==> run a <==
==> flow/design.v <==
module ALU (A, B, ALU_Sel, ALU_Out, Carryout, Overflow);
parameter ADD  = 0;
parameter SUB  = 1;
parameter MUL_HIGH = 2;
parameter MUL_LOW = 3;
input [31:0] A;
input [31:0] B;
input [3:0] ALU_Sel;
output [31:0] ALU_Out;
output Carryout;
output Overflow;
reg[31:0] ALU_32Result;
reg[63:0] ALU_64Result;
always @(*)
begin
    ALU_32Result = 32'h00000000;
    ALU_64Result = 64'h0000000000000000;
    case(ALU_Sel)
        ADD:        ALU_32Result = A + B;
        SUB:        ALU_32Result = A - B;
        MUL_HIGH:	ALU_64Result = A * B;
        MUL_LOW:	ALU_64Result = A * B;
        default:
        begin
            ALU_32Result = 32'h00000000;
            ALU_64Result = 64'h0000000000000000;
        end
    endcase
end
assign ALU_Out = (ALU_Sel == MUL_LOW)? ALU_64Result[31:0]: (ALU_Sel == MUL_HIGH)? ALU_64Result[63:32]:ALU_32Result[31:0];
assign Carryout = 1'b0;
assign Overflow = 1'b0;
endmodule
module alu_top (
    input             clk,
    input      [31:0] A,
    input      [31:0] B,
    input      [3:0]  ALU_Sel,
    output reg [31:0] ALU_Out,
    output reg        Carryout,
    output reg        Overflow
);
reg [31:0] a_q, b_q;
reg [3:0]  sel_q;
wire [31:0] out_d;
wire        carry_d, ovf_d;
ALU u_alu (
    .A(a_q), .B(b_q), .ALU_Sel(sel_q),
    .ALU_Out(out_d), .Carryout(carry_d), .Overflow(ovf_d)
);
always @(posedge clk) begin
    a_q      <= A;
    b_q      <= B;
    sel_q    <= ALU_Sel;
    ALU_Out  <= out_d;
    Carryout <= carry_d;
    Overflow <= ovf_d;
end
endmodule
==> flow/run.sh <==
#!/bin/bash
# the make line also repeats each setting of config.mk as NAME=value (left out here)
make -C /OpenROAD-flow-scripts/flow DESIGN_CONFIG=/design/flow/config.mk WORK_HOME=/design/flow/orfs CLKGATE_MAP_FILE= finish
==> flow/config.mk <==
export PLATFORM = sky130hd
export DESIGN_NAME = alu_top
export DESIGN_NICKNAME = alu_top
export VERILOG_FILES = /design/flow/design.v
export SDC_FILE = /design/flow/constraint.sdc
export NUM_CORES = 4
export LEC_CHECK = 0
export CAP_MARGIN = 15
export CORE_ASPECT_RATIO = 1.03
export CORE_MARGIN = 2
export CORE_UTILIZATION = 72
export CTS_CLUSTER_SIZE = 76
export GPL_ROUTABILITY_DRIVEN = 1
export HOLD_SLACK_MARGIN = -0.04
export MIN_ROUTING_LAYER = met1
export PLACE_DENSITY = 0.35
export SLEW_MARGIN = 20
export TNS_END_PERCENT = 75
==> flow/constraint.sdc <==
create_clock -name core_clock -period 6.67 [get_ports {clk}]
set_input_delay 1.3340 -clock core_clock [delete_from_list [all_inputs] [get_ports {clk}]]
set_output_delay 1.3340 -clock core_clock [all_outputs]
set_load 0.01 [all_outputs]
==> run b: changes against run a <==
Settings changed: CAP_MARGIN 15 to 20, CORE_ASPECT_RATIO 1.03 to 0.5, CTS_CLUSTER_DIAMETER from default to 323, CTS_CLUSTER_SIZE 76 to 100, GPL_ROUTABILITY_DRIVEN 1 to default, HOLD_SLACK_MARGIN -0.04 to default, MIN_ROUTING_LAYER met1 to default, PLACE_DENSITY 0.35 to default, TNS_END_PERCENT 75 to default.
==> flow/constraint.sdc (replaced) <==
create_clock -name core_clock -period 6.12 [get_ports {clk}]
set_input_delay 1.2240 -clock core_clock [delete_from_list [all_inputs] [get_ports {clk}]]
set_output_delay 1.2240 -clock core_clock [all_outputs]
set_load 0.01 [all_outputs]
==> run notes <==
Synthesis and PnR results.

- The number of sequential cells in the layout reads 100.
- The ratio of routed vias to standard cells is 6.12.
- Endpoints with negative setup slack in the final report add up to 32.
- Failing layout checks were recorded as negative setup slack.
- The final timing report gives a worst setup slack of -0.913 ns.
- The area used by sequential logic in the layout reads 2070 sq um.
- The total grt overflow is 0.
- The flow ran to the end, but the layout failed its checks.
That was run a.
==> run notes <==
Reports from this run.

- The most popular library cell in the synthesized design by count is sky130_fd_sc_hd__inv_1.
- The summed instance area of the synthesized netlist is 38300 sq um.
- The last stage the flow got to is global routing.
- The count of input and output buffers reads 100.
- The total clock sinks is 100.
- Yosys mapped a number of flops with a built-in enable equal to 0.
- The fraction of synthesis flops using an asynchronous set or reset pin reads 0.
- The maximum buffer depth of the clock tree reads 2.
- The run stopped with a tool error.
- During synthesis, Yosys emitted a total of 2 warnings.
- The number of top-level pins reads 103.
- The die area is 55200 sq um.
That was run b.
